==> 12-09: inputs <==
// tt_um_control_top
module tt_um_control_top #(
  parameter ADDRW = 24,
  parameter OPCODEW = 2,
  parameter REQ_QDEPTH = 4,
  parameter COMP_QDEPTH = 4
  ) (
    input  wire       ena,       
    input  wire       clk,       
    input  wire       rst_n,     
    input  wire [7:0] ui_in, 
    output wire [7:0] uo_out, 
    input  wire [7:0] uio_in,     
    output wire [7:0] uio_out, 
    output wire [7:0] uio_oe      
);
  wire [7:0] in_bus = ui_in | uio_in;
  wire mosi = in_bus[0];
  wire spi_clk = in_bus[1];
  wire cs_n = in_bus[2];
  wire bus_ready = in_bus[3];
  wire [2:0] ack_in = in_bus[6:4];   
  wire miso;
  wire [7:0] data_bus_out;
  wire data_bus_valid;
  wire [7:0] out_bus;
  assign out_bus[0] = miso;
  assign out_bus[6:1] = data_bus_out[6:1];
  assign out_bus[7] = data_bus_valid;
  assign uio_out = out_bus;
  assign uo_out = out_bus;
  assign uio_oe = 8'b0 & {8{&{1'b0, ena, in_bus[7], data_bus_out[7], data_bus_out[0], 
                              valid, serializer_err, curr_mode_top, counter_top}}};
  localparam AES_INSTRW = 3*ADDRW + OPCODEW;
  localparam SHA_INSTRW = 2*ADDRW + OPCODEW;
  wire valid;
  wire [OPCODEW-1:0] opcode;
  wire [ADDRW-1:0] key_addr;
  wire [ADDRW-1:0] text_addr;
  ...
export LEC_CHECK = 0
export ABC_AREA = 1
export CAP_MARGIN = 20
export CORE_MARGIN = 2
export CORE_UTILIZATION = 72
export CTS_CLUSTER_DIAMETER = 380
export CTS_CLUSTER_SIZE = 15
export HOLD_SLACK_MARGIN = -0.1
export PLACE_DENSITY_LB_ADDON = 0.04
export SETUP_SLACK_MARGIN = 0.89
export SLEW_MARGIN = 20
create_clock -name core_clock -period 3.26 [get_ports {clk}]
run.sh (not shown) runs the stock make flow with config.mk's settings and CLKGATE_MAP_FILE=.
==> 08-06: changes against 12-09 <==
CAP_MARGIN = 0   (was 20)
CORE_ASPECT_RATIO = 0.9   (was default)
CTS_CLUSTER_DIAMETER = default   (was 380)
CTS_CLUSTER_SIZE = 14   (was 15)
PLACE_DENSITY_LB_ADDON = 0.03   (was 0.04)
SETUP_SLACK_MARGIN = 0.81   (was 0.89)
==> notes <==
Between 12-09 and 08-06, the lower count of clock-buffer cells in the layout is in 12-09 (gap 29). Of 08-06 and 12-09, 12-09 has the higher hold slack (gap 0.25 ns). Of 08-06 and 12-09, 08-06 has the higher combinational power (gap 8.4%, measured against 12-09). Between 08-06 and 12-09, the lower clock skew is in 12-09 (gap 0.0012 ns). 12-09 produced a clean layout. 08-06 finished but fails on negative hold slack. Against 08-06, the global-route usage of 12-09 is lower by 1.4 points. In 12-09 the utilization is lower than in 08-06, by 1.4 points. Die size is about the same in 12-09 and 08-06. Via count: 08-06 is higher than 12-09 (about 2.6%). Of 12-09 and 08-06, 12-09 has the higher setup slack (gap 0.050 ns).
==> figures <==
Crit. Startpoint: 12-09 bus_arbiter_inst.counter[0]; 08-06 bus_arbiter_inst.curr_mode[0]
Pin slew with the least headroom to its limit: 12-09 0.9318 ns; 08-06 1.038 ns
Seq. pwr: 12-09 13.5 mW; 08-06 13.4 mW
Die footprint: 12-09 53920 sq um; 08-06 53920 sq um
Final std cell area, no fill: 12-09 40670 sq um; 08-06 41540 sq um
Via count of the first global-routing pass: 12-09 28630; 08-06 29400
Most Frequent Cell on Critical Path: 12-09 sky130_fd_sc_hd__nand3_2; 08-06 sky130_fd_sc_hd__buf_6
Count of instances resized after the clock tree is built: 12-09 104; 08-06 134
Cell count after placement: 12-09 4817; 08-06 4831
Floorplan utilization: 12-09 0.7295; 08-06 0.7268
Count of clock buffers in the final design: 12-09 95; 08-06 124
Min setup slack post-route: 12-09 0.4197 ns; 08-06 0.3695 ns
# hold bufs at CTS: 12-09 2; 08-06 0
Number of non-filler instances in the completed layout: 12-09 4946; 08-06 5005
Latest clock arrival within the worst-skew pair: 12-09 0.63 ns; 08-06 0.64 ns
Sequential Power Share: 12-09 0.449; 08-06 0.413
Setup slack on the worst flop-to-flop path: 12-09 1.05 ns; 08-06 0.92 ns
Result of the run: 12-09 finished clean; 08-06 finished with violations
Layout check failures: 12-09 -; 08-06 negative hold slack
Share of cell area taken by multi-input logic gates: 12-09 0.3161; 08-06 0.3108
Power figures rest on the tool's default switching activity, not on a simulated workload.
